### constraint.sdc
create_clock -name core_clock -period 15.6 [get_ports {clock}]
set_input_delay 3.1200 -clock core_clock [delete_from_list [all_inputs] [get_ports {clock}]]
set_output_delay 3.1200 -clock core_clock [all_outputs]
set_load 0.01 [all_outputs]
### run.sh
#!/bin/bash
# the make line also repeats each setting of config.mk as NAME=value (left out here)
make -C /OpenROAD-flow-scripts/flow DESIGN_CONFIG=/design/flow/config.mk WORK_HOME=/design/flow/orfs CLKGATE_MAP_FILE= finish
### config.mk
export PLATFORM = sky130hd
export DESIGN_NAME = drum_grid
export DESIGN_NICKNAME = drum_grid
export VERILOG_FILES = /design/flow/design.v
export SDC_FILE = /design/flow/constraint.sdc
export NUM_CORES = 4
export LEC_CHECK = 0
export CAP_MARGIN = 20
export CORE_ASPECT_RATIO = 0.92
export CORE_MARGIN = 2
export CORE_UTILIZATION = 58
export CTS_CLUSTER_DIAMETER = 38
export CTS_CLUSTER_SIZE = 48
export SETUP_SLACK_MARGIN = 4.59
export SLEW_MARGIN = 20
export TNS_END_PERCENT = 10
### design.v
module signed_mult_1_17 (out, a, b);
	output 	signed  [17:0]	out;
	input 	signed	[17:0] 	a;
	input 	signed	[17:0] 	b;
	wire 	signed	[35:0]	mult_out;
	assign mult_out = a * b;
	assign out = {mult_out[35], mult_out[33:17]};
endmodule
module OneNode(output signed [17:0] u_2_mid,    
	       input clock,		        
	       input reset,		        
	       input signed [17:0] u_hit_mid,   
	       input signed [17:0] u_1_right,   
	       input signed [17:0] u_1_left,     
	       input signed [17:0] u_1_up,      
	       input signed [17:0] u_1_down    
);  
    reg signed [17:0] u_0_mid_temp;		 
    reg signed [17:0] u_1_mid_temp, u_1_right_temp, u_1_left_temp, u_1_up_temp, u_1_down_temp; 
    wire signed [17:0] temp1,temp2, temp3, temp4;
    parameter [17:0] rho = (1<<17)/20; 
    parameter [17:0] eta = (999<<17)/1000;
    always @ (posedge clock) 
    begin
	if (reset == 0)
	begin
	    u_1_mid_temp = u_hit_mid; 
	    u_0_mid_temp = u_1_mid_temp; 
	    u_1_right_temp = 0; 
	    u_1_left_temp = 0;
	    u_1_up_temp = 0;
	    u_1_down_temp = 0;
   	end
        else
	begin
	    u_0_mid_temp = u_1_mid_temp;  
            u_1_mid_temp = u_2_mid;	   
	    u_1_right_temp = u_1_right;   
	    u_1_left_temp = u_1_left;	   
	    u_1_up_temp = u_1_up;         
	    u_1_down_temp = u_1_down;     
	end
    end
    assign  temp1 = u_1_up_temp + u_1_down_temp + u_1_right_temp + u_1_left_temp - (u_1_mid_temp<<<2);
    signed_mult_1_17 mult_1(.out(temp2),
			    .a(temp1),
                            .b(rho)); 
    assign  temp4 = temp2 + (u_1_mid_temp<<<1) - temp3;
    signed_mult_1_17 mult_2(.out(temp3),
			    .a(u_0_mid_temp),
                            .b(eta)); 
    signed_mult_1_17 mult_3(.out(u_2_mid),
			    .a(temp4),
                            .b(eta)); 
endmodule
module multNodes
#(parameter SIZE = 10)
(output signed [SIZE*SIZE*18-1:0] u_2_mid,    
 input clock,
 input reset,		        
 input signed [SIZE*SIZE*18-1:0] u_hit_mid,   
 input signed [SIZE*SIZE*18-1:0] u_1_right,   
 input signed [SIZE*SIZE*18-1:0] u_1_left,     
 input signed [SIZE*SIZE*18-1:0] u_1_up,      
 input signed [SIZE*SIZE*18-1:0] u_1_down     
);
    genvar i,j,k;
    generate
	for (k = 1; k < SIZE-1; k = k + 1) begin: side
		OneNode nodeUp(.u_2_mid(u_2_mid[(((0)*SIZE+(k))*18) +: 18]),
			       .clock(clock),
		               .reset(reset),
	                       .u_hit_mid(u_hit_mid[(((0)*SIZE+(k))*18) +: 18]),
	                       .u_1_right(u_1_right[(((0)*SIZE+(k+1))*18) +: 18]),
	                       .u_1_left(u_1_left[(((0)*SIZE+(k-1))*18) +: 18]),
	                       .u_1_up(18'sd0),
	       	               .u_1_down(u_1_down[(((1)*SIZE+(k))*18) +: 18]));
		OneNode nodeDown(.u_2_mid(u_2_mid[(((SIZE-1)*SIZE+(k))*18) +: 18]),
			         .clock(clock),
		                 .reset(reset),
	                         .u_hit_mid(u_hit_mid[(((SIZE-1)*SIZE+(k))*18) +: 18]),
	                         .u_1_right(u_1_right[(((SIZE-1)*SIZE+(k+1))*18) +: 18]),
	                         .u_1_left(u_1_left[(((SIZE-1)*SIZE+(k-1))*18) +: 18]),
	                         .u_1_up(u_1_up[(((SIZE-2)*SIZE+(k))*18) +: 18]),
	       	                 .u_1_down(18'sd0));
		OneNode nodeLeft(.u_2_mid(u_2_mid[(((k)*SIZE+(0))*18) +: 18]),
			         .clock(clock),
		                 .reset(reset),
	                         .u_hit_mid(u_hit_mid[(((k)*SIZE+(0))*18) +: 18]),
	                         .u_1_right(u_1_right[(((k)*SIZE+(1))*18) +: 18]),
	                         .u_1_left(18'sd0),
	                         .u_1_up(u_1_up[(((k-1)*SIZE+(0))*18) +: 18]),
	       	                 .u_1_down(u_1_down[(((k+1)*SIZE+(0))*18) +: 18]));
		OneNode nodeRight(.u_2_mid(u_2_mid[(((k)*SIZE+(SIZE-1))*18) +: 18]),
			         .clock(clock),
		                 .reset(reset),
	                         .u_hit_mid(u_hit_mid[(((k)*SIZE+(SIZE-1))*18) +: 18]),
	                         .u_1_right(18'sd0),
	                         .u_1_left(u_1_left[(((k)*SIZE+(SIZE-2))*18) +: 18]),
	                         .u_1_up(u_1_up[(((k+1)*SIZE+(SIZE-1))*18) +: 18]),
	       	                 .u_1_down(u_1_down[(((k-1)*SIZE+(SIZE-1))*18) +: 18]));
	end
    endgenerate
    generate
	for (k = 0; k < SIZE; k = k + 10) begin: corner
		OneNode UpLeftCorner(.u_2_mid(u_2_mid[(((0)*SIZE+(k))*18) +: 18]),
			             .clock(clock),
		                     .reset(reset),
	                             .u_hit_mid(u_hit_mid[(((0)*SIZE+(k))*18) +: 18]),
	                             .u_1_right(u_1_right[(((0)*SIZE+(k+1))*18) +: 18]),
	                             .u_1_left(18'sd0),
	                             .u_1_up(18'sd0),
	       	                     .u_1_down(u_1_down[(((1)*SIZE+(k))*18) +: 18]));
		OneNode UpRightCorner(.u_2_mid(u_2_mid[(((k)*SIZE+(SIZE-1))*18) +: 18]),
			             .clock(clock),
		                     .reset(reset),
	                             .u_hit_mid(u_hit_mid[(((k)*SIZE+(SIZE-1))*18) +: 18]),
	                             .u_1_right(18'sd0),
	                             .u_1_left(u_1_left[(((k)*SIZE+(SIZE-2))*18) +: 18]),
	                             .u_1_up(18'sd0),
	       	                     .u_1_down(u_1_down[(((k+1)*SIZE+(SIZE-1))*18) +: 18]));
		OneNode DownLeftCorner(.u_2_mid(u_2_mid[(((SIZE-1)*SIZE+(k))*18) +: 18]),
			               .clock(clock),
		                       .reset(reset),
	                               .u_hit_mid(u_hit_mid[(((SIZE-1)*SIZE+(k))*18) +: 18]),
	                               .u_1_right(u_1_right[(((SIZE-1)*SIZE+(k+1))*18) +: 18]),
	                               .u_1_left(18'sd0),
	                               .u_1_up(u_1_up[(((SIZE-2)*SIZE+(k))*18) +: 18]),
	       	                      .u_1_down(18'sd0));
		OneNode DownRightCorner(.u_2_mid(u_2_mid[(((SIZE-1)*SIZE+(SIZE-1))*18) +: 18]),
			                .clock(clock),
		                        .reset(reset),
	                                .u_hit_mid(u_hit_mid[(((SIZE-1)*SIZE+(SIZE-1))*18) +: 18]),
	                                .u_1_right(18'sd0),
	                                .u_1_left(u_1_left[(((SIZE-1)*SIZE+(SIZE-2))*18) +: 18]),
	                                .u_1_up(u_1_up[(((SIZE-2)*SIZE+(SIZE-1))*18) +: 18]),
	       	                        .u_1_down(18'sd0));
	end
    endgenerate
    generate
	for (i = 1; i < SIZE-1; i = i + 1) begin: row
	    for (j = 1; j < SIZE-1; j = j + 1) begin: col
		OneNode node(.u_2_mid(u_2_mid[(((i)*SIZE+(j))*18) +: 18]),
			     .clock(clock),
		             .reset(reset),
	                     .u_hit_mid(u_hit_mid[(((i)*SIZE+(j))*18) +: 18]),
	                     .u_1_right(u_1_right[(((i)*SIZE+(j+1))*18) +: 18]),
	                     .u_1_left(u_1_left[(((i)*SIZE+(j-1))*18) +: 18]),
	                     .u_1_up(u_1_up[(((i-1)*SIZE+(j))*18) +: 18]),
	       	             .u_1_down(u_1_down[(((i+1)*SIZE+(j))*18) +: 18]));
	    end
	end
    endgenerate
endmodule
module drum_grid
(input clock,
 input reset,                      
 input  [3*3*18-1:0] u_hit,        
 output [3*3*18-1:0] u_out         
);
    localparam SIZE = 3;
    wire signed [SIZE*SIZE*18-1:0] u_2_mid;
    multNodes #(.SIZE(SIZE)) grid(.u_2_mid(u_2_mid),
		  .clock(clock),
 	          .reset(reset),
 	          .u_hit_mid(u_hit),
 	          .u_1_right(u_2_mid),
 	          .u_1_left(u_2_mid),
 	          .u_1_up(u_2_mid),
 	          .u_1_down(u_2_mid));
    assign u_out = u_2_mid;
endmodule
==> results of run 1 <==
[metal layers]
metal / GRT usage [%] / up-vias / wire length [µm]
li1: - / 70171 / -
met1: 50.9 / 75579 / 262000
met2: 57.0 / 3706 / 272000
met3: 5.84 / 849 / 38800
met4: 12.3 / 28 / 25000
met5: 0 / - / 203
[timing repair]
action	CTS	global route
pin swaps	519	556
gates resized	908	806
setup buffers	182	139
endpoints found under the setup margin	486	486
gates cloned	0	0
[metrics by stage]
| stage | cell area, µm² | instances |
|---|---|---|
| floorplan | 197000 | 19654 |
| global placement | 242000 | 28926 |
| detailed placement | 242000 | 28926 |
| CTS | 251000 | 29347 |
| global route | 255000 | 29515 |
| finish | 255000 | 29524 |
[area by class of cell]
| cell class | count | area [µm²] |
|---|---|---|
| multi-input cells | 12782 | 169000 |
| well taps | 4407 | 5510 |
| fillers | 23969 | 78000 |
| clock buffers | 171 | 3720 |
| repair buffers | 5337 | 42600 |
| inverters | 6235 | 23400 |
| diodes | 38 | 95.1 |
| clock inverters | 68 | 808 |
| flip-flops and latches | 486 | 9780 |
==> impl_metrics.tcl, run 1 <==
# flow metrics
set metrics [dict create \
    hpwl_um 537000 \
    synthMuxAreaShare_pct 1.08 \
    die_w_um 608 \
    clk_path_buf_depth 4 \
    max_freq_mhz 50.8 \
    num_vias 150333 \
    holdPathEnd "grid.corner[0].DownRightCorner.u_0_mid_temp[17]" \
    place_congestion 1.01 \
    pre_cts_ws_ns -4.36 \
    cts_tree "done" \
    ys_top_cells_by_area "fa_1 (44%), ha_1 (21%), inv_1 (12%), dfxtp_1 (5.0%), xnor2_1 (3.3%)" \
    min_path_cells 2 \
    synthFlopType "dfxtp_1" \
    ys_seq_share_pct 5.00 \
    die_y_um 560 \
    yosys.area_share.aoi_pct 6.44 \
    cp_slowest_cell "fa_1" \
    xor_share_pct 4.89 \
    simple_gate_share_pct 5.43 \
    hp-class "register to register" \
    warnings 294 \
    start_kind "register" \
    cp.arrival_ns 16.56 \
    rows 203 \
    cp_num_cells 68 \
    crit_top_cell "fa_1" \
    critPathMaxStageDelay_ns 0.55 \
    slew_headroom_pct 37.7 \
    tightestPinTransition_ns 0.935 \
    path_delay_family "adder cells" \
    nets 32647 \
    hold_viol 0 \
    wl_per_cell_um 20.3 \
    synth.distinct_cells 107 \
    netlist_instances 19654 \
    clkLatencyLatePin_ns 0.86 \
    crit_start "grid.side[1].nodeRight.u_1_down_temp[2]" \
    syn_to_final_growth_pct 31.2 \
    io_buffers 325 \
    grt_max_degree 88 \
    yosysTopAreaCell "fa_1" \
    cp-endpoint "u_out[35]" \
    ys_area_um2 195000 \
    gr-usage-all-layers_pct 36.1 \
    check.faults "negative setup slack" \
    die_area_um2 340000 \
    synthesis.nets 27325 \
    drc 0 \
    reg2reg_depth 72 \
    hold_slack_ns 0.435 \
    grt_pass1_wl_um 936000 \
    period_minus_slack_ns 19.68 \
    cts_buffers 134 \
    top_cells_by_count "inv_1 (6,226), fa_1 (4,292), ha_1 (3,215)" \
    ant_nets 0 \
    setup_tns_ns -604.27 \
    drt_iter0_drc 8988 \
    r2r_slack_ns -0.74 \
    antenna_found_initial 66 \
    initCoreUtil_pct 58.4 \
    clock-skew-final_ns 0.0624 \
    fp.coreArea_um2 333000 \
    status "finished with violations" \
    syn_area_per_cell_um2 9.90 \
    top_cell "inv_1" \
    critPathMaxFanout 4 \
    grt_pass1_vias 163112 \
    rsz0062_at_grt "true" \
    crit_type "register to output pin" \
    syn-cell-area_um2 195000 \
    hp-start "grid.corner[0].DownRightCorner.u_1_mid_temp[17]" \
    setup_viol 287 \
    wl_um 599000 \
    ys.flops 486 \
    reg2reg_from "grid.corner[0].UpRightCorner.u_1_down_temp[2]" \
    async_reset_ff_share_pct 0 \
    synth.logic.top_family "adder cells" \
    slew_violations 0 \
    overflow 0 \
    cts_sinks 486 \
    end_kind "output pin" \
    first_pass_iters 6 \
    cp.buffers_inverters 19 \
    edf_count 0 \
    cts_max_level 4 \
    timing.final.ws_setup_ns -4.08 \
    fa_ha_area_share_pct 64.8 \
    yosysTopAreaCellShare_pct 44.2 \
    r2r_end "grid.side[1].nodeDown.u_1_up_temp[12]" \
    vias_per_cell 5.09 \
    yosysWarnings 1 \
    ios 326 \
    cp_data_required_time_ns 12.48 \
    ys_cells 19654 \
    cts_root_buf "clkbuf_16" \
    fin_util_pct 76.6 \
    cts.clk_slew.worst_paths_ns 0.04 \
    holdBufCountCts 0 \
    maxCapViolCount 0 \
    finalCritPeriodShare_pct 126 \
]
==> run 2, diff against run 1 <==
CORE_ASPECT_RATIO = not set   (was 0.92)
CORE_UTILIZATION = 62   (was 58)
CTS_CLUSTER_DIAMETER = not set   (was 38)
CTS_CLUSTER_SIZE = not set   (was 48)
SETUP_SLACK_MARGIN = not set   (was 4.59)
TNS_END_PERCENT = not set   (was 10)
clock period = 22.9 ns   (was 15.6 ns; I/O delays follow)
==> run 2 against run 1 <==
Now clean on timing, DRC and antenna; clock skew shrank 0.018 ns; routed wire length is 12% lower; count of clock-buffer cells in the layout is 77 lower; cell count shrank 17%; register-to-register slack gained 6.5 ns.
==> impl_metrics.tcl, run 2 <==
# flow metrics
set metrics [dict create \
    crit_type "register to output pin" \
    grt_busiest_layer "met2" \
    cp_data_required_time_ns 18.32 \
    cts_max_level 3 \
    syn_to_final_growth_pct 7.57 \
    fin_util_pct 67.1 \
    ant_nets 0 \
    syn_area_per_cell_um2 9.90 \
    initCoreUtil_pct 62.3 \
    clk_path_buf_depth 4 \
    status "timing/DRC/antenna clean" \
    end_kind "output pin" \
    rows 205 \
    setup_viol 0 \
    critPathMaxStageDelay_ns 0.57 \
    drt_iter0_drc 7688 \
    synthFlopType "dfxtp_1" \
    io_buffers 325 \
    die_area_um2 318000 \
    clkLatencyLatePin_ns 0.83 \
    antenna_found_initial 36 \
    cts_sinks 486 \
    period_minus_slack_ns 22.26 \
    start_kind "register" \
    r2r_slack_ns 5.75 \
    hpwl_um 474000 \
    fa_ha_area_share_pct 64.8 \
    netlist_instances 19654 \
    synth.distinct_cells 107 \
    synth.logic.top_family "adder cells" \
    cp_num_cells 68 \
    grt_util_met2_pct 54.3 \
    vias_per_cell 5.32 \
    edf_count 0 \
    ys_top_cells_by_area "fa_1 (44%), ha_1 (21%), inv_1 (12%), dfxtp_1 (5.0%), xnor2_1 (3.3%)" \
    fp.coreArea_um2 312000 \
    min_path_cells 2 \
    xor_share_pct 4.89 \
    place_congestion 0.998 \
    overflow 0 \
    synthMuxAreaShare_pct 1.08 \
    drc 0 \
    yosysWarnings 1 \
    ys_cells 19654 \
    ios 326 \
    grt_pass1_vias 137877 \
    grt_pass1_wl_um 819000 \
    cts.clk_slew.worst_paths_ns 0.06 \
    cp_slowest_cell "fa_1" \
    num_vias 130039 \
    finalCritPeriodShare_pct 97.2 \
    first_pass_iters 6 \
    yosysTopAreaCell "fa_1" \
    gr-usage-all-layers_pct 34.4 \
    synthesis.nets 27325 \
    hp-start "grid.corner[0].DownRightCorner.u_1_mid_temp[17]" \
    ys_seq_share_pct 5.00 \
    max_freq_mhz 44.9 \
    gr-usage-met1_pct 48.3 \
    clock-skew-final_ns 0.0444 \
    cp-endpoint "u_out[84]" \
    slew_headroom_pct 22.0 \
    cts_root_buf "clkbuf_16" \
    hold_viol 0 \
    r2r_end "grid.side[1].nodeLeft.u_1_up_temp[17]" \
    die_y_um 564 \
    grt_max_degree 71 \
    top_cell "inv_1" \
    maxCapViolCount 0 \
    yosys.area_share.aoi_pct 6.44 \
    top_cells_by_count "inv_1 (6,226), fa_1 (4,292), ha_1 (3,215)" \
    ys_area_um2 195000 \
    simple_gate_share_pct 5.43 \
    rsz0062_at_grt "true" \
    syn-cell-area_um2 195000 \
    cts_tree "done" \
    path_delay_family "adder cells" \
    reg2reg_depth 67 \
    die_w_um 564 \
    async_reset_ff_share_pct 0 \
    critPathMaxFanout 8 \
    reg2reg_from "grid.corner[0].UpLeftCorner.u_1_down_temp[5]" \
    crit_start "grid.row[1].col[1].node.u_1_mid_temp[0]" \
    wl_per_cell_um 21.5 \
    nets 27878 \
    wl_um 524000 \
    pre_cts_ws_ns 0.210 \
    slew_violations 0 \
    yosysTopAreaCellShare_pct 44.2 \
    cp.buffers_inverters 13 \
    cts_buffers 81 \
    use_met3_pct 5.77 \
    warnings 292 \
    timing.final.ws_setup_ns 0.639 \
    hp-class "register to register" \
    cp.arrival_ns 17.68 \
    holdPathEnd "grid.corner[0].DownRightCorner.u_0_mid_temp[17]" \
    ys.flops 486 \
    tightestPinTransition_ns 1.16 \
    crit_top_cell "fa_1" \
    holdBufCountCts 0 \
]
-- run 2: what timing repair did --
action / 4_1_cts / 5_1_grt
hold endpoints to repair: 0 / 0
setup endpoints to repair: 53 / 119
setup buffers: 15 / 55
cloned: 0 / 0
pin swaps: 15 / 60
gates resized: 64 / 297
-- run 2: area by class of cell --
class	count	area, µm²
multi-input cells	12782	163000
fillers	25866	103000
inverters	6235	23500
flip-flops and latches	486	9750
repair buffers	621	5580
well taps	4140	5180
clock buffers	94	2170
clock inverters	51	598
diodes	28	70.1
-- run 2: metal layers --
layer,share of wire [%],vias up
li1,-,60533
met1,44,65650
met2,46,3127
met3,6.3,703
met4,4.2,26
met5,0.079,-
-- run 2: per-stage QoR --
step | cell area (µm²) | hold WS [ns] | cells | setup TNS [ns]
2_1_floorplan | 195000 | 0.396 | 19654 | 0
3_3_place_gp | 204000 | 0.404 | 24194 | 0
3_5_place_dp | 204000 | 0.413 | 24194 | 0
4_1_cts | 208000 | 0.417 | 24354 | 0
5_1_grt | 209000 | 0.464 | 24416 | -0.627
6_report | 209000 | 0.424 | 24437 | 0
==> run 3, diff against run 2 <==
ABC_AREA = 1   (was not set)
CORE_UTILIZATION = 72   (was 62)
CTS_CLUSTER_DIAMETER = 248   (was not set)
CTS_CLUSTER_SIZE = 73   (was not set)
GPL_TIMING_DRIVEN = 1   (was not set)
MAX_ROUTING_LAYER = met5   (was not set)
PLACE_DENSITY_LB_ADDON = 0.01   (was not set)
SETUP_SLACK_MARGIN = 3.91   (was not set)
SLEW_MARGIN = 10   (was 20)
TNS_END_PERCENT = 75   (was not set)
clock period = 13.5 ns   (was 22.9 ns; I/O delays follow)
==> run 3 against run 2 <==
The flow now stops in global routing; synthesized cell count increased by 16%; die size decreased by 10%; synthesized area increased by 4.4%.
==> impl_metrics.tcl, run 3 <==
# yosys + openroad results
set metrics [dict create \
    yosysTopAreaCellShare_pct 42.3 \
    top_cells_by_count "inv_1 (7,043), fa_1 (4,292), ha_1 (3,215)" \
    cts_sinks 486 \
    syn-cell-area_um2 203000 \
    xor_share_pct 4.53 \
    yosysWarnings 1 \
    hpwl_um 694000 \
    simple_gate_share_pct 8.52 \
    clk_path_buf_depth 3 \
    synth.distinct_cells 67 \
    ys_cells 22849 \
    rows 195 \
    syn_area_per_cell_um2 8.89 \
    yosysTopAreaCell "fa_1" \
    pre_cts_ws_ns -4.78 \
    haltStage "global routing" \
    ios 326 \
    synthFlopType "dfxtp_1" \
    dp_cells 31980 \
    ys_area_um2 203000 \
    status "stopped before the end" \
    holdBufCountCts 0 \
    ys.flops 486 \
    ys_top_cells_by_area "fa_1 (42%), ha_1 (20%), inv_1 (13%), dfxtp_1 (4.8%), nand2_1 (4.4%)" \
    die_area_um2 286000 \
    synthMuxAreaShare_pct 0.0222 \
    die_y_um 535 \
    yosys.area_share.aoi_pct 6.74 \
    cts_max_level 1 \
    async_reset_ff_share_pct 0 \
    cts_root_buf "clkbuf_16" \
    synthesis.nets 30520 \
    fp.coreArea_um2 282000 \
    top_cell "inv_1" \
    gr-usage-all-layers_pct 88.1 \
    ys_seq_share_pct 4.79 \
    tool.error "[ERROR GRT-0116] Global routing finished with congestion. Check the congestion regions in the DRC Viewer." \
    place_congestion 1.07 \
    netlist_instances 22849 \
    edf_count 0 \
    fa_ha_area_share_pct 62.1 \
    initCoreUtil_pct 72.2 \
    die_w_um 535 \
    synth.logic.top_family "adder cells" \
    io_buffers 325 \
    cts_buffers 16 \
    overflow 5597 \
]
[run 3: per-layer routing]
metal  GRT overflow  global-route usage, %
met5             26                   55.8
met4           1314                   90.8
met3            378                   76.5
met2           3389                    103
met1            490                   85.0
[run 3: timing repair]
item | in CTS
gates resized | 849
buffers inserted | 152
pin swaps | 380
setup endpoints to repair | 486
[run 3: metrics by stage]
stage	setup TNS (ns)	area, µm²
3_5_place_dp	-1023.19	257000
2_1_floorplan	-335.53	209000
4_1_cts	-1013.74	262000
3_3_place_gp	-756.10	257000
==> run 4, diff against run 3 <==
ABC_AREA = not set   (was 1)
CTS_CLUSTER_DIAMETER = not set   (was 248)
CTS_CLUSTER_SIZE = not set   (was 73)
GPL_TIMING_DRIVEN = not set   (was 1)
MAX_ROUTING_LAYER = not set   (was met5)
PLACE_DENSITY_LB_ADDON = not set   (was 0.01)
SETUP_SLACK_MARGIN = 2.09   (was 3.91)
SLEW_MARGIN = 20   (was 10)
TNS_END_PERCENT = not set   (was 75)
clock period = 14.5 ns   (was 13.5 ns; I/O delays follow)
==> run 4 against run 3 <==
The run again fails in global routing; synthesized area decreased by 4.2%; die size decreased by 4.2%; synthesized cell count decreased by 14%.
==> impl_metrics.tcl, run 4 <==
# yosys + openroad results
set metrics [dict create \
    status "stopped before the end" \
    haltStage "global routing" \
    tool.error "[ERROR GRT-0116] Global routing finished with congestion. Check the congestion regions in the DRC Viewer." \
    cts_root_buf "clkbuf_16" \
    clk_path_buf_depth 3 \
    synth.logic.top_family "adder cells" \
    fa_ha_area_share_pct 64.8 \
    dpl_cell_area_um2 242000 \
    edf_count 0 \
    yosysWarnings 1 \
    cts_sinks 486 \
    netlist_instances 19654 \
    die_area_um2 274000 \
    ys_area_um2 195000 \
    synthesis.nets 27325 \
    yosys.area_share.aoi_pct 6.44 \
    syn-cell-area_um2 195000 \
    hpwl_um 608000 \
    ys_top_cells_by_area "fa_1 (44%), ha_1 (21%), inv_1 (12%), dfxtp_1 (5.0%), xnor2_1 (3.3%)" \
    synthFlopType "dfxtp_1" \
    simple_gate_share_pct 5.43 \
    initCoreUtil_pct 72.5 \
    overflow 4303 \
    synth.distinct_cells 107 \
    dp_cells 27977 \
    top_cell "inv_1" \
    yosysTopAreaCell "fa_1" \
    synthMuxAreaShare_pct 1.08 \
    ys_seq_share_pct 5.00 \
    die_w_um 524 \
    ys.flops 486 \
    pre_cts_ws_ns -5.33 \
    gr-usage-all-layers_pct 89.8 \
    xor_share_pct 4.89 \
    fp.coreArea_um2 268000 \
    ios 326 \
    place_congestion 1.04 \
    rows 190 \
    ys_cells 19654 \
    cts_buffers 73 \
    die_y_um 524 \
    syn_area_per_cell_um2 9.90 \
    cts_max_level 3 \
    async_reset_ff_share_pct 0 \
    io_buffers 325 \
    yosysTopAreaCellShare_pct 44.2 \
    top_cells_by_count "inv_1 (6,226), fa_1 (4,292), ha_1 (3,215)" \
]
==> run 4: what timing repair did <==
action	4_1_cts
setup endpoints to repair	486
gates resized	1561
pin swaps	732
hold buffers	0
endpoints found under the hold margin	0
buffers inserted	410
==> run 4: per-stage QoR <==
stage,setup TNS (ns),hold slack [ns],util [%]
after detailed placement,-1159.16,0.427,90.1
after CTS,-1123.20,0.450,94.0
after floorplan,-492.47,0.396,-
after global placement,-886.12,0.411,90.1
==> run 4: routing by layer <==
metal / GRT overflow / GRT usage [%]
met5: 22 / 63.2
met4: 1343 / 94.2
met3: 198 / 80.9
met2: 2535 / 102
met1: 205 / 85.5
==> run 5, diff against run 4 <==
ABC_AREA = 1   (was not set)
CTS_CLUSTER_SIZE = 100   (was not set)
PLACE_DENSITY = 0.4   (was not set)
SETUP_SLACK_MARGIN = not set   (was 2.09)
TNS_END_PERCENT = 10   (was not set)
clock period = 7.34 ns   (was 14.5 ns; I/O delays follow)
==> run 5 against run 4 <==
The run again fails in global routing; die size up 4.4%; synthesized area is 4.4% higher; synthesized cell count up 16%.
==> impl_metrics.tcl, run 5 <==
# yosys + openroad results
set metrics [dict create \
    status "stopped before the end" \
    haltStage "global routing" \
    tool.error "[ERROR GRT-0116] Global routing finished with congestion. Check the congestion regions in the DRC Viewer." \
    synthFlopType "dfxtp_1" \
    ys_area_um2 203000 \
    top_cells_by_count "inv_1 (7,043), fa_1 (4,292), ha_1 (3,215)" \
    edf_count 0 \
    ys.flops 486 \
    initCoreUtil_pct 72.2 \
    io_buffers 325 \
    fa_ha_area_share_pct 62.1 \
    xor_share_pct 4.53 \
    overflow 10012 \
    syn-cell-area_um2 203000 \
    die_area_um2 286000 \
    synth.logic.top_family "adder cells" \
    cts_sinks 486 \
    clk_path_buf_depth 3 \
    synth.distinct_cells 67 \
    die_y_um 535 \
    fp.coreArea_um2 282000 \
    die_w_um 535 \
    dpl_cell_area_um2 255000 \
    synthMuxAreaShare_pct 0.0222 \
    hpwl_um 695000 \
    yosysTopAreaCell "fa_1" \
    simple_gate_share_pct 8.52 \
    gr-usage-all-layers_pct 94.1 \
    cts_buffers 71 \
    yosysWarnings 1 \
    syn_area_per_cell_um2 8.89 \
    place_congestion 1.10 \
    cts_max_level 3 \
    top_cell "inv_1" \
    cts_root_buf "clkbuf_16" \
    yosysTopAreaCellShare_pct 42.3 \
    pre_cts_ws_ns -9.63 \
    async_reset_ff_share_pct 0 \
    netlist_instances 22849 \
    synthesis.nets 30520 \
    ys_top_cells_by_area "fa_1 (42%), ha_1 (20%), inv_1 (13%), dfxtp_1 (4.8%), nand2_1 (4.4%)" \
    ios 326 \
    yosys.area_share.aoi_pct 6.74 \
    ys_cells 22849 \
    ys_seq_share_pct 4.79 \
    rows 195 \
]
## run 5: repair_timing
item | in CTS
resized | 1266
pin swaps | 505
hold buffers | 0
endpoints found under the setup margin | 486
buffers inserted | 213
## run 5: per-layer routing
layer / overflow / GRT usage, %
met5: 43 / 62.8
met4: 2525 / 101
met3: 361 / 82.2
met2: 6705 / 110
met1: 378 / 88.3
## run 5: per-stage QoR
stage	utilization, %	instances	TNS (ns)
4_1_cts	94.0	32425	-3850.17
3_3_place_gp	90.7	32082	-3598.02
3_5_place_dp	90.7	32082	-3889.82
2_1_floorplan	-	22849	-3058.66
==> run 6, diff against run 5 <==
ABC_AREA = not set   (was 1)
CAP_MARGIN = 15   (was 20)
CORE_ASPECT_RATIO = 0.71   (was not set)
CTS_CLUSTER_SIZE = not set   (was 100)
MAX_ROUTING_LAYER = met4   (was not set)
PLACE_DENSITY = 0.64   (was 0.4)
SETUP_SLACK_MARGIN = 2.79   (was not set)
TNS_END_PERCENT = 65   (was 10)
clock period = 20.3 ns   (was 7.34 ns; I/O delays follow)
==> run 6 against run 5 <==
The layout now fails its checks (negative setup slack); synthesized cell count decreased by 14%; die size decreased by 4.2%; synthesized area decreased by 4.2%.
==> impl_metrics.tcl, run 6 <==
# flow metrics
set metrics [dict create \
    end_kind "output pin" \
    cts_max_level 3 \
    rows 160 \
    netlist_instances 19654 \
    initCoreUtil_pct 72.5 \
    syn-cell-area_um2 195000 \
    grt_max_degree 74 \
    ys_top_cells_by_area "fa_1 (44%), ha_1 (21%), inv_1 (12%), dfxtp_1 (5.0%), xnor2_1 (3.3%)" \
    flop_area_um2 9810 \
    reg2reg_from "grid.corner[0].UpRightCorner.u_1_down_temp[2]" \
    drc 0 \
    holdBufCountCts 0 \
    setup_tns_ns -34.40 \
    cp-endpoint "u_out[53]" \
    die_w_um 621 \
    synthMuxAreaShare_pct 1.08 \
    path_delay_family "adder cells" \
    period_minus_slack_ns 21.33 \
    wl_um 661000 \
    grt_pass1_vias 158284 \
    r2r_slack_ns 0.10 \
    final-comb-area_um2 171000 \
    pre_cts_ws_ns -0.717 \
    grt_pass1_wl_um 934000 \
    min_path_cells 2 \
    io_buffers 325 \
    ios 326 \
    syn_area_per_cell_um2 9.90 \
    async_reset_ff_share_pct 0 \
    holdPathEnd "grid.corner[0].UpLeftCorner.u_0_mid_temp[17]" \
    n_fill_cell 13603 \
    slew_headroom_pct 5.27 \
    start_kind "register" \
    crit_top_cell "fa_1" \
    yosysTopAreaCellShare_pct 44.2 \
    die_y_um 442 \
    wl_per_cell_um 25.9 \
    cp_num_cells 72 \
    xor_share_pct 4.89 \
    hold_viol 0 \
    ys_seq_share_pct 5.00 \
    max_freq_mhz 46.9 \
    synth.distinct_cells 107 \
    num_vias 153027 \
    warnings 295 \
    critPathMaxFanout 4 \
    cp.buffers_inverters 28 \
    reg2reg_depth 110 \
    tightestPinTransition_ns 1.41 \
    yosys.area_share.aoi_pct 6.44 \
    clk_path_buf_depth 3 \
    cts_buffers 67 \
    drt_iter0_drc 15956 \
    fin_util_pct 85.5 \
    maxCapViolCount 0 \
    hpwl_um 515000 \
    clkLatencyLatePin_ns 0.74 \
    place_congestion 1.05 \
    gr-usage-all-layers_pct 46.9 \
    critPathMaxStageDelay_ns 0.68 \
    status "finished with violations" \
    fa_ha_area_share_pct 64.8 \
    cp_data_required_time_ns 16.24 \
    syn_to_final_growth_pct 17.8 \
    ys_area_um2 195000 \
    r2r_end "grid.corner[0].DownRightCorner.u_1_mid_temp[11]" \
    ys.flops 486 \
    first_pass_iters 9 \
    cp_slowest_cell "fa_1" \
    crit_start "grid.corner[0].UpRightCorner.u_1_down_temp[2]" \
    synthesis.nets 27325 \
    rsz0062_at_grt "true" \
    cts.clk_slew.worst_paths_ns 0.07 \
    hp-start "grid.corner[0].UpLeftCorner.u_1_mid_temp[17]" \
    yosysTopAreaCell "fa_1" \
    synthFlopType "dfxtp_1" \
    cts_tree "done" \
    ant_nets 0 \
    yosysWarnings 1 \
    die_area_um2 274000 \
    finalCritPeriodShare_pct 105 \
    simple_gate_share_pct 5.43 \
    crit_type "register to output pin" \
    synth.logic.top_family "adder cells" \
    nets 29443 \
    clock-skew-final_ns 0.0522 \
    check.faults "negative setup slack" \
    antenna_found_initial 68 \
    slew_violations 0 \
    top_cell "inv_1" \
    cts_root_buf "clkbuf_16" \
    edf_count 0 \
    overflow 0 \
    cts_sinks 486 \
    timing.final.ws_setup_ns -1.03 \
    cp.arrival_ns 17.27 \
    hp-class "register to register" \
    fp.coreArea_um2 268000 \
    hold_slack_ns 0.421 \
    top_cells_by_count "inv_1 (6,226), fa_1 (4,292), ha_1 (3,215)" \
    setup_viol 94 \
    ys_cells 19654 \
    vias_per_cell 6.01 \
]
==> run 6: metal layers <==
metal / vias to the layer above / global-route usage [%] / routed length, µm
met2: 10167 / 65.5 / 281000
met3: 2954 / 13.4 / 84900
met4: 0 / 22.2 / 49800
met5: - / - / 0
met1: 76218 / 63.4 / 246000
li1: 63688 / - / -
==> run 6: through the flow <==
step	cells	cell area, µm²
floorplan	19654	197000
global placement	24615	213000
detailed placement	24616	213000
CTS	25116	223000
global route	25463	229000
finish	25475	229000
==> run 6: layout make-up <==
cell class / count / area share (%)
Tap cell: 3564 / 1.94
Multi-Input combinational cell: 12782 / 74.7
Clock inverter: 45 / 0.260
Antenna cell: 87 / 0.0950
Timing Repair Buffer: 2200 / 7.74
Inverter: 6235 / 10.2
Sequential cell: 486 / 4.28
Clock buffer: 76 / 0.759
==> run 6: timing repair <==
| action | in CTS | in global routing |
|---|---|---|
| buffers inserted | 379 | 272 |
| pin swaps | 581 | 602 |
| endpoints found under the setup margin | 162 | 164 |
| resized | 1516 | 789 |
==> run 7, diff against run 6 <==
CAP_MARGIN = 20   (was 15)
CORE_ASPECT_RATIO = not set   (was 0.71)
CTS_CLUSTER_SIZE = 48   (was not set)
GPL_TIMING_DRIVEN = 1   (was not set)
MAX_ROUTING_LAYER = met5   (was met4)
PLACE_DENSITY = 0.65   (was 0.64)
SETUP_SLACK_MARGIN = 5.0   (was 2.79)
SLEW_MARGIN = 5   (was 20)
TNS_END_PERCENT = 75   (was 65)
clock period = 17.2 ns   (was 20.3 ns; I/O delays follow)
==> run 7 against run 6 <==
The flow now stops in global routing; synthesized cell count unchanged; synthesized area unchanged; die size barely moved.
==> impl_metrics.tcl, run 7 <==
# yosys + openroad results
set metrics [dict create \
    die_w_um 524 \
    cts_root_buf "clkbuf_16" \
    simple_gate_share_pct 5.43 \
    synthesis.nets 27325 \
    yosysTopAreaCellShare_pct 44.2 \
    ys_seq_share_pct 5.00 \
    fp.coreArea_um2 268000 \
    yosys.area_share.aoi_pct 6.44 \
    synthFlopType "dfxtp_1" \
    syn_area_per_cell_um2 9.90 \
    status "stopped before the end" \
    fa_ha_area_share_pct 64.8 \
    clk_path_buf_depth 3 \
    tool.error "[ERROR GRT-0116] Global routing finished with congestion. Check the congestion regions in the DRC Viewer." \
    cts_buffers 71 \
    xor_share_pct 4.89 \
    ys_area_um2 195000 \
    yosysTopAreaCell "fa_1" \
    top_cells_by_count "inv_1 (6,226), fa_1 (4,292), ha_1 (3,215)" \
    dp_cells 27357 \
    place_congestion 1.04 \
    io_buffers 325 \
    synth.distinct_cells 107 \
    ys.flops 486 \
    gr-usage-all-layers_pct 65.3 \
    async_reset_ff_share_pct 0 \
    die_y_um 524 \
    syn-cell-area_um2 195000 \
    initCoreUtil_pct 72.5 \
    netlist_instances 19654 \
    dpl_cell_area_um2 236000 \
    holdBufCountCts 0 \
    overflow 7 \
    rows 190 \
    ios 326 \
    cts_sinks 486 \
    ys_top_cells_by_area "fa_1 (44%), ha_1 (21%), inv_1 (12%), dfxtp_1 (5.0%), xnor2_1 (3.3%)" \
    hpwl_um 563000 \
    cts_max_level 3 \
    haltStage "global routing" \
    yosysWarnings 1 \
    synth.logic.top_family "adder cells" \
    edf_count 0 \
    top_cell "inv_1" \
    synthMuxAreaShare_pct 1.08 \
    die_area_um2 274000 \
    ys_cells 19654 \
]
## run 7: stage by stage
stage / hold WS [ns] / setup slack, ns
after floorplan: 0.396 / -1.58
after global placement: 0.410 / -2.22
after detailed placement: 0.409 / -2.92
after CTS: 0.438 / -2.79
## run 7: what timing repair did
item / in CTS
setup endpoints to repair: 486
buffers inserted: 411
pin swaps: 744
resized: 1786
cloned: 0
## run 7: metal layers
layer | global-route usage [%] | overflow
met1 | 65.5 | 0
met2 | 87.2 | 0
met3 | 43.0 | 0
met4 | 63.8 | 7
met5 | 21.4 | 0
==> run 8, diff against run 7 <==
CAP_MARGIN = 40   (was 20)
CTS_CLUSTER_SIZE = not set   (was 48)
GPL_TIMING_DRIVEN = not set   (was 1)
MAX_ROUTING_LAYER = not set   (was met5)
PLACE_DENSITY = 0.64   (was 0.65)
SETUP_SLACK_MARGIN = 2.79   (was 5.0)
SLEW_MARGIN = 20   (was 5)
TNS_END_PERCENT = not set   (was 75)
clock period = 21.8 ns   (was 17.2 ns; I/O delays follow)
==> run 8 against run 7 <==
Die size unchanged; synthesized area unchanged; the run now finishes clean; synthesized cell count unchanged.
==> impl_metrics.tcl, run 8 <==
# flow metrics
set metrics [dict create \
    holdBufCountCts 0 \
    gr-usage-all-layers_pct 40.8 \
    clk_path_buf_depth 3 \
    cts_sinks 486 \
    min_path_cells 2 \
    grt_pass1_vias 145913 \
    synth.logic.top_family "adder cells" \
    path_delay_family "adder cells" \
    grt_pass1_wl_um 839000 \
    ys.flops 486 \
    drt_iter0_drc 10100 \
    ys_top_cells_by_area "fa_1 (44%), ha_1 (21%), inv_1 (12%), dfxtp_1 (5.0%), xnor2_1 (3.3%)" \
    netlist_instances 19654 \
    fin_cells 24184 \
    wl_um 541000 \
    num_vias 136844 \
    cts.clk_slew.worst_paths_ns 0.06 \
    place_congestion 1.03 \
    slew_violations 0 \
    period_minus_slack_ns 21.21 \
    wl_per_cell_um 22.4 \
    top_cells_by_count "inv_1 (6,226), fa_1 (4,292), ha_1 (3,215)" \
    ys_seq_share_pct 5.00 \
    synthesis.nets 27325 \
    grt_max_degree 65 \
    tightestPinTransition_ns 0.962 \
    nets 28218 \
    timing.final.ws_setup_ns 0.586 \
    end_kind "output pin" \
    cts_max_level 3 \
    warnings 296 \
    yosysTopAreaCellShare_pct 44.2 \
    dp_cells 23658 \
    setup_tns_ns 0 \
    crit_start "grid.side[1].nodeUp.u_1_mid_temp[0]" \
    async_reset_ff_share_pct 0 \
    crit_type "register to output pin" \
    die_area_um2 274000 \
    rows 190 \
    first_pass_iters 8 \
    cts_tree "done" \
    drc 0 \
    fp.coreArea_um2 268000 \
    r2r_end "grid.side[1].nodeUp.u_1_mid_temp[11]" \
    setup_viol 0 \
    hp-start "grid.corner[0].UpLeftCorner.u_1_mid_temp[17]" \
    die_w_um 524 \
    hold_slack_ns 0.425 \
    top_cell "inv_1" \
    cp_data_required_time_ns 17.44 \
    syn_to_final_growth_pct 11.3 \
    syn_area_per_cell_um2 9.90 \
    cp_slowest_cell "fa_1" \
    io_buffers 325 \
    cts_buffers 73 \
    ios 326 \
    cp-endpoint "u_out[28]" \
    hold_viol 0 \
    hp-class "register to register" \
    cp.buffers_inverters 15 \
    holdPathEnd "grid.corner[0].UpLeftCorner.u_0_mid_temp[17]" \
    fa_ha_area_share_pct 64.8 \
    syn-cell-area_um2 195000 \
    crit_top_cell "fa_1" \
    synthMuxAreaShare_pct 1.08 \
    ys_cells 19654 \
    antenna_found_initial 57 \
    initCoreUtil_pct 72.5 \
    cp.arrival_ns 16.85 \
    xor_share_pct 4.89 \
    ant_nets 0 \
    overflow 0 \
    reg2reg_from "grid.side[1].nodeUp.u_1_mid_temp[0]" \
    pre_cts_ws_ns 0.0381 \
    die_y_um 524 \
    critPathMaxFanout 5 \
    edf_count 0 \
    vias_per_cell 5.66 \
    finalCritPeriodShare_pct 97.3 \
    maxCapViolCount 0 \
    slew_headroom_pct 35.4 \
    synth.distinct_cells 107 \
    synthFlopType "dfxtp_1" \
    ys_area_um2 195000 \
    clock-skew-final_ns 0.0359 \
    max_freq_mhz 47.1 \
    r2r_slack_ns 5.18 \
    n_fill_cell 17144 \
    rsz0062_at_grt "true" \
    reg2reg_depth 71 \
    hpwl_um 474000 \
    yosys.area_share.aoi_pct 6.44 \
    cts_root_buf "clkbuf_16" \
    simple_gate_share_pct 5.43 \
    critPathMaxStageDelay_ns 0.55 \
    yosysTopAreaCell "fa_1" \
    cp_num_cells 69 \
    start_kind "register" \
    status "timing/DRC/antenna clean" \
    clkLatencyLatePin_ns 0.76 \
    yosysWarnings 1 \
]
[run 8: final cells by class]
| type | instances | area [µm²] | share of cell area (%) |
|---|---|---|---|
| multi-input cells | 12782 | 168000 | 77.5 |
| inverters | 6235 | 23500 | 10.9 |
| flip-flops and latches | 486 | 9810 | 4.53 |
| repair buffers | 969 | 8320 | 3.84 |
| well taps | 3552 | 4440 | 2.05 |
| clock buffers | 84 | 1930 | 0.891 |
| clock inverters | 50 | 588 | 0.272 |
| diodes | 26 | 65.1 | 0.0301 |
[run 8: metrics by stage]
stage / util, % / instance area (µm²)
detailed placement: 76.8 / 206000
finish: 80.7 / 216000
CTS: 79.3 / 213000
floorplan: - / 197000
global placement: 76.7 / 206000
global route: 80.6 / 216000
[run 8: repair_timing]
item                                    4_1_cts  5_1_grt
gates resized                               566      542
endpoints found under the setup margin      162      162
pin swaps                                   299      354
buffers inserted                            206      154
[run 8: layer usage]
layer,track usage [%],up-vias,routed length (µm)
met4,18.8,50,31100
met3,9.28,1157,48800
met2,62.6,5038,245000
li1,-,61250,-
met1,55.5,69349,216000
met5,0,-,370
==> run 9, diff against run 8 <==
CAP_MARGIN = 20   (was 40)
CELL_PAD_IN_SITES_DETAIL_PLACEMENT = 1   (was not set)
CORE_ASPECT_RATIO = 0.5   (was not set)
CORE_UTILIZATION = 32   (was 72)
GPL_ROUTABILITY_DRIVEN = 1   (was not set)
GPL_TIMING_DRIVEN = 1   (was not set)
PLACE_DENSITY = not set   (was 0.64)
SETUP_SLACK_MARGIN = -1.41   (was 2.79)
clock period = 15.7 ns   (was 21.8 ns; I/O delays follow)
==> run 9 against run 8 <==
The layout now fails its checks (negative setup slack); sequential share of layout area fell by 0.76 points; non-clock buffer count rose by 4425; clock skew rose by 0.027 ns; via count rose by 23%; core utilization fell by 38 points.
==> impl_metrics.tcl, run 9 <==
# flow metrics
set metrics [dict create \
    place_congestion 0.980 \
    synthFlopType "dfxtp_1" \
    syn_area_per_cell_um2 9.90 \
    reg2reg_from "grid.corner[0].DownLeftCorner.u_1_right_temp[2]" \
    start_kind "register" \
    cts_tree "done" \
    cp.buffers_inverters 14 \
    setup_viol 448 \
    io_buffers 325 \
    yosys.area_share.aoi_pct 6.44 \
    crit_start "grid.corner[0].DownLeftCorner.u_1_right_temp[2]" \
    grt_pass1_vias 190764 \
    r2r_end "grid.row[1].col[1].node.u_1_mid_temp[17]" \
    drc 0 \
    edf_count 0 \
    use_met3_pct 4.39 \
    holdPathEnd "grid.corner[0].UpLeftCorner.u_0_mid_temp[17]" \
    syn-cell-area_um2 195000 \
    yosysWarnings 1 \
    cts.clk_slew.worst_paths_ns 0.07 \
    nets 32640 \
    ys_cells 19654 \
    cp-endpoint "u_out[89]" \
    clk_path_buf_depth 3 \
    crit_top_cell "fa_1" \
    setup_tns_ns -827.33 \
    grt_pass1_wl_um 1150000 \
    num_vias 167719 \
    wl_per_cell_um 25.9 \
    fa_ha_area_share_pct 64.8 \
    ys.flops 486 \
    min_path_cells 2 \
    max_freq_mhz 48.8 \
    synthMuxAreaShare_pct 1.08 \
    first_pass_iters 16 \
    fin_util_pct 43.0 \
    overflow 0 \
    yosysTopAreaCellShare_pct 44.2 \
    cts_root_buf "clkbuf_16" \
    gr-usage-all-layers_pct 24.8 \
    maxCapViolCount 0 \
    ant_nets 0 \
    simple_gate_share_pct 5.43 \
    cp.arrival_ns 17.33 \
    slew_violations 0 \
    xor_share_pct 4.89 \
    cp_num_cells 69 \
    critPathMaxStageDelay_ns 0.62 \
    fp.coreArea_um2 606000 \
    r2r_slack_ns -1.42 \
    drt_iter0_drc 11278 \
    hold_viol 0 \
    initCoreUtil_pct 32.1 \
    async_reset_ff_share_pct 0 \
    hp-start "grid.corner[0].UpLeftCorner.u_1_mid_temp[17]" \
    yosysTopAreaCell "fa_1" \
    cts_buffers 70 \
    ios 326 \
    end_kind "output pin" \
    synth.logic.top_family "adder cells" \
    cp_data_required_time_ns 12.56 \
    period_minus_slack_ns 20.47 \
    tightestPinTransition_ns 1.05 \
    synth.distinct_cells 107 \
    critPathMaxFanout 3 \
    rows 202 \
    grt_util_met2_pct 42.1 \
    ys_seq_share_pct 5.00 \
    hpwl_um 654000 \
    grt_busiest_layer "met2" \
    slew_headroom_pct 29.4 \
    dp_cells 32546 \
    ys_top_cells_by_area "fa_1 (44%), ha_1 (21%), inv_1 (12%), dfxtp_1 (5.0%), xnor2_1 (3.3%)" \
    vias_per_cell 5.06 \
    die_y_um 555 \
    timing.final.ws_setup_ns -4.77 \
    holdBufCountCts 0 \
    finalCritPeriodShare_pct 130 \
    fin_cells 33133 \
    ys_area_um2 195000 \
    cp_slowest_cell "fa_1" \
    die_w_um 1110 \
    clkLatencyLatePin_ns 0.78 \
    path_delay_family "adder cells" \
    clock-skew-final_ns 0.0630 \
    cts_max_level 3 \
    top_cell "inv_1" \
    cts_sinks 486 \
    status "finished with violations" \
    syn_to_final_growth_pct 33.8 \
    crit_type "register to output pin" \
    netlist_instances 19654 \
    gr-usage-met1_pct 28.2 \
    rsz0062_at_grt "true" \
    grt_max_degree 72 \
    wl_um 857000 \
    die_area_um2 615000 \
    antenna_found_initial 97 \
    top_cells_by_count "inv_1 (6,226), fa_1 (4,292), ha_1 (3,215)" \
    hp-class "register to register" \
    warnings 293 \
    check.faults "negative setup slack" \
    reg2reg_depth 72 \
    synthesis.nets 27325 \
]
run 9: through the flow:
step | hold WS (ns) | area (µm²) | setup slack, ns
2_1_floorplan | 0.396 | 198000 | -2.78
3_3_place_gp | 0.409 | 248000 | -3.67
3_5_place_dp | 0.433 | 248000 | -4.21
4_1_cts | 0.445 | 256000 | -4.04
5_1_grt | 0.465 | 260000 | -5.18
6_report | 0.446 | 260000 | -4.77
run 9: layer usage:
layer  wire length [µm]  share of wire (%)  vias up
met1             300000                 35    86568
met5                676              0.079        -
li1                   -                  -    70023
met2             403000                 47     7457
met4              91000                 11       72
met3              62200                7.3     3599
run 9: area by class of cell:
cell class / instances / area [µm²]
multi-input combinational: 12782 / 171000
tap: 8058 / 10100
inverter: 6235 / 23500
sequential: 486 / 9800
fill: 68105 / 345000
antenna: 51 / 128
clock buffer: 85 / 1900
clock inverter: 42 / 584
timing repair buffer: 5394 / 43000
run 9: what timing repair did:
| action | 4_1_cts | 5_1_grt |
|---|---|---|
| resized | 1085 | 746 |
| buffers inserted | 282 | 191 |
| pin swaps | 573 | 493 |
| endpoints found under the setup margin | 162 | 168 |
==> run 10, diff against run 9 <==
CELL_PAD_IN_SITES_DETAIL_PLACEMENT = not set   (was 1)
CORE_ASPECT_RATIO = not set   (was 0.5)
CORE_UTILIZATION = 58   (was 32)
GPL_ROUTABILITY_DRIVEN = not set   (was 1)
GPL_TIMING_DRIVEN = not set   (was 1)
SETUP_SLACK_MARGIN = 4.59   (was -1.41)
clock period = 17.2 ns   (was 15.7 ns; I/O delays follow)
==> run 10 against run 9 <==
The layout still fails its checks (negative setup slack); die size shrank 45%; synthesized area is the same; worst hold slack worse by 0.021 ns; setup slack better by 2.0 ns; count of clock-buffer cells in the layout increased by 5; via count decreased by 12%; first-iteration DRC count decreased by 27%; critical path depth shrank 2; non-clock buffer count decreased by 389; synthesized cell count did not move; critical endpoint is now u_out[143]; highest routed layer unchanged.
==> impl_metrics.tcl, run 10 <==
# flow metrics
set metrics [dict create \
    status "finished with violations" \
    check.faults "negative setup slack" \
    die_w_um 583 \
    grt_pass1_vias 158983 \
    cp.arrival_ns 16.52 \
    n_fill_cell 23993 \
    min_path_cells 2 \
    hold_slack_ns 0.425 \
    antenna_found_initial 49 \
    clkLatencyLatePin_ns 0.84 \
    first_pass_iters 6 \
    tightestPinTransition_ns 1.03 \
    async_reset_ff_share_pct 0 \
    cp.buffers_inverters 15 \
    num_vias 148364 \
    maxCapViolCount 0 \
    cts_tree "done" \
    yosysTopAreaCell "fa_1" \
    nets 32260 \
    slew_headroom_pct 30.8 \
    cp_data_required_time_ns 13.76 \
    ys_top_cells_by_area "fa_1 (44%), ha_1 (21%), inv_1 (12%), dfxtp_1 (5.0%), xnor2_1 (3.3%)" \
    vias_per_cell 5.11 \
    synth.logic.top_family "adder cells" \
    drc 0 \
    yosysWarnings 1 \
    io_buffers 325 \
    final-comb-area_um2 172000 \
    ys_seq_share_pct 5.00 \
    yosys.area_share.aoi_pct 6.44 \
    place_congestion 1.01 \
    ant_nets 0 \
    yosysTopAreaCellShare_pct 44.2 \
    wl_per_cell_um 20.3 \
    ys.flops 486 \
    cts_max_level 3 \
    r2r_end "grid.corner[0].UpLeftCorner.u_1_mid_temp[12]" \
    cts_buffers 79 \
    path_delay_family "adder cells" \
    setup_tns_ns -334.81 \
    edf_count 0 \
    hpwl_um 525000 \
    initCoreUtil_pct 58.3 \
    ios 326 \
    finalCritPeriodShare_pct 116 \
    holdPathEnd "grid.corner[0].UpLeftCorner.u_0_mid_temp[17]" \
    synthFlopType "dfxtp_1" \
    setup_viol 164 \
    flop_area_um2 9790 \
    die_y_um 583 \
    timing.final.ws_setup_ns -2.76 \
    grt_max_degree 82 \
    crit_type "register to output pin" \
    max_freq_mhz 50.1 \
    syn-cell-area_um2 195000 \
    die_area_um2 340000 \
    grt_pass1_wl_um 909000 \
    hp-class "register to register" \
    xor_share_pct 4.89 \
    rsz0062_at_grt "true" \
    crit_top_cell "fa_1" \
    synthesis.nets 27325 \
    gr-usage-all-layers_pct 35.4 \
    wl_um 591000 \
    syn_area_per_cell_um2 9.90 \
    cts_root_buf "clkbuf_16" \
    ys_area_um2 195000 \
    clk_path_buf_depth 4 \
    slew_violations 0 \
    critPathMaxFanout 4 \
    netlist_instances 19654 \
    cts.clk_slew.worst_paths_ns 0.07 \
    rows 212 \
    critPathMaxStageDelay_ns 0.57 \
    clock-skew-final_ns 0.0866 \
    period_minus_slack_ns 19.96 \
    cp_slowest_cell "fa_1" \
    synthMuxAreaShare_pct 1.08 \
    fp.coreArea_um2 334000 \
    start_kind "register" \
    end_kind "output pin" \
    simple_gate_share_pct 5.43 \
    top_cell "inv_1" \
    cts_sinks 486 \
    top_cells_by_count "inv_1 (6,226), fa_1 (4,292), ha_1 (3,215)" \
    overflow 0 \
    fa_ha_area_share_pct 64.8 \
    reg2reg_depth 108 \
    syn_to_final_growth_pct 30.2 \
    holdBufCountCts 0 \
    warnings 296 \
    synth.distinct_cells 107 \
    cp-endpoint "u_out[143]" \
    ys_cells 19654 \
    cp_num_cells 67 \
    r2r_slack_ns -2.25 \
    drt_iter0_drc 8204 \
    reg2reg_from "grid.corner[0].UpLeftCorner.u_1_down_temp[2]" \
    crit_start "grid.side[1].nodeDown.u_1_mid_temp[0]" \
    hp-start "grid.corner[0].UpLeftCorner.u_1_mid_temp[17]" \
    hold_viol 0 \
]
==> run 10: layer usage <==
metal / global-route usage (%) / part of all wire, %
met3: 6.01 / 6.4
met2: 56.4 / 46
met1: 49.1 / 43
met5: 0 / 0.060
met4: 12.1 / 4.3
==> run 10: metrics by stage <==
stage	instance area, µm²	cells	util (%)	setup WS (ns)
after floorplan	198000	19654	-	-1.58
after global placement	239000	28386	71.6	-2.43
after detailed placement	239000	28386	71.6	-2.54
after CTS	246000	28764	73.9	-2.71
after global routing	253000	29041	75.9	-3.37
final	253000	29056	75.9	-2.76
==> run 10: timing repair <==
action,in CTS,in global routing
buffers inserted,239,270
endpoints found under the setup margin,486,486
pin swaps,439,672
resized,986,1275
==> run 10: final cells by class <==
class                   instances  area share, %
diodes                         22         0.0217
clock buffers                  90          0.833
flip-flops and latches        486           3.87
inverters                    6235           9.27
repair buffers               5005           15.9
multi-input cells           12782           67.7
well taps                    4387           2.17
clock inverters                49          0.224
==> run 11, diff against run 10 <==
CORE_UTILIZATION = 40   (was 58)
SETUP_SLACK_MARGIN = not set   (was 4.59)
clock period = 19.5 ns   (was 17.2 ns; I/O delays follow)
==> run 11 against run 10 <==
Still fails the layout checks on negative setup slack; synthesized cell count stayed put; global-route usage is 11 points lower; cell count is 3.0% higher; synthesized area stayed put; worst hold slack worse by 0.0067 ns; register-to-register slack better by 5.2 ns.
==> impl_metrics.tcl, run 11 <==
# flow metrics
set metrics [dict create \
    cp-endpoint "u_out[84]" \
    syn_area_per_cell_um2 9.90 \
    reg2reg_from "grid.side[1].nodeRight.u_1_down_temp[2]" \
    top_cells_by_count "inv_1 (6,226), fa_1 (4,292), ha_1 (3,215)" \
    ios 326 \
    ys_area_um2 195000 \
    cp_slowest_cell "fa_1" \
    die_y_um 701 \
    cp.arrival_ns 16.63 \
    ys.flops 486 \
    top_cell "inv_1" \
    path_delay_family "adder cells" \
    syn-cell-area_um2 195000 \
    hold_slack_ns 0.418 \
    critPathMaxStageDelay_ns 0.57 \
    cts.clk_slew.worst_paths_ns 0.07 \
    cts_root_buf "clkbuf_16" \
    yosysTopAreaCell "fa_1" \
    rows 256 \
    edf_count 0 \
    place_congestion 0.994 \
    vias_per_cell 4.78 \
    synth.logic.top_family "adder cells" \
    cp_data_required_time_ns 15.60 \
    ant_nets 0 \
    gr-usage-all-layers_pct 24.1 \
    num_vias 143000 \
    antenna_found_initial 50 \
    finalCritPeriodShare_pct 105 \
    start_kind "register" \
    die_area_um2 492000 \
    die_w_um 701 \
    hp-class "register to register" \
    synthesis.nets 27325 \
    grt_pass1_vias 154535 \
    holdPathEnd "grid.corner[0].UpLeftCorner.u_0_mid_temp[17]" \
    fp.coreArea_um2 485000 \
    timing.final.ws_setup_ns -1.03 \
    wl_um 588000 \
    xor_share_pct 4.89 \
    first_pass_iters 6 \
    dpl_cell_area_um2 230000 \
    cp.buffers_inverters 14 \
    rsz0062_at_grt "true" \
    crit_start "grid.row[1].col[1].node.u_1_mid_temp[0]" \
    grt_pass1_wl_um 903000 \
    simple_gate_share_pct 5.43 \
    fa_ha_area_share_pct 64.8 \
    fin_util_pct 50.6 \
    r2r_slack_ns 2.98 \
    cts_tree "done" \
    cts_sinks 486 \
    synthMuxAreaShare_pct 1.08 \
    wl_per_cell_um 19.6 \
    setup_viol 124 \
    grt_max_degree 83 \
    yosysWarnings 1 \
    end_kind "output pin" \
    clock-skew-final_ns 0.0922 \
    cts_max_level 3 \
    synthFlopType "dfxtp_1" \
    r2r_end "grid.side[1].nodeUp.u_1_mid_temp[16]" \
    crit_type "register to output pin" \
    yosysTopAreaCellShare_pct 44.2 \
    period_minus_slack_ns 20.53 \
    ys_seq_share_pct 5.00 \
    drc 0 \
    yosys.area_share.aoi_pct 6.44 \
    dp_cells 29419 \
    check.faults "negative setup slack" \
    status "finished with violations" \
    clk_path_buf_depth 4 \
    hp-start "grid.corner[0].UpLeftCorner.u_1_mid_temp[17]" \
    synth.distinct_cells 107 \
    tightestPinTransition_ns 1.13 \
    reg2reg_depth 70 \
    min_path_cells 2 \
    cts_buffers 77 \
    io_buffers 325 \
    overflow 0 \
    finish.instance_area_um2 245000 \
    cp_num_cells 66 \
    initCoreUtil_pct 40.1 \
    critPathMaxFanout 5 \
    hpwl_um 526000 \
    max_freq_mhz 48.7 \
    ys_top_cells_by_area "fa_1 (44%), ha_1 (21%), inv_1 (12%), dfxtp_1 (5.0%), xnor2_1 (3.3%)" \
    fin_cells 29937 \
    hold_viol 0 \
    async_reset_ff_share_pct 0 \
    netlist_instances 19654 \
    clkLatencyLatePin_ns 0.86 \
    syn_to_final_growth_pct 26.2 \
    nets 31074 \
    crit_top_cell "fa_1" \
    drt_iter0_drc 7155 \
    warnings 292 \
    slew_headroom_pct 24.4 \
    maxCapViolCount 0 \
    slew_violations 0 \
    ys_cells 19654 \
    n_fill_cell 44177 \
]
run 11: final cells by class:
type / count / area (µm²) / area share [%]
diodes: 31 / 77.6 / 0.0316
repair buffers: 3821 / 30900 / 12.6
clock buffers: 96 / 2070 / 0.843
multi-input cells: 12782 / 171000 / 69.5
well taps: 6450 / 8070 / 3.29
flip-flops and latches: 486 / 9810 / 3.99
inverters: 6235 / 23500 / 9.56
clock inverters: 36 / 447 / 0.182
run 11: metal layers:
layer  global-route usage (%)  vias to the layer above  share of wire (%)
met5                        0                        -              0.029
met4                     9.25                       28                4.8
met3                     3.69                      764                5.4
met2                     40.1                     2879                 48
met1                     31.7                    72380                 42
li1                         -                    66949                  -
run 11: repair_timing:
| item | 4_1_cts | 5_1_grt |
|---|---|---|
| pin swaps | 473 | 829 |
| buffers inserted | 125 | 264 |
| resized | 875 | 1722 |
| hold buffers | 0 | 0 |
| endpoints found under the setup margin | 162 | 162 |
run 11: through the flow:
step | setup TNS [ns] | setup slack (ns)
after CTS | -109.66 | -1.09
final | -54.01 | -1.03
after global routing | -138.41 | -1.64
after detailed placement | -108.28 | -1.45
after global placement | -88.02 | -1.28
after floorplan | -0.0659 | -0.0659
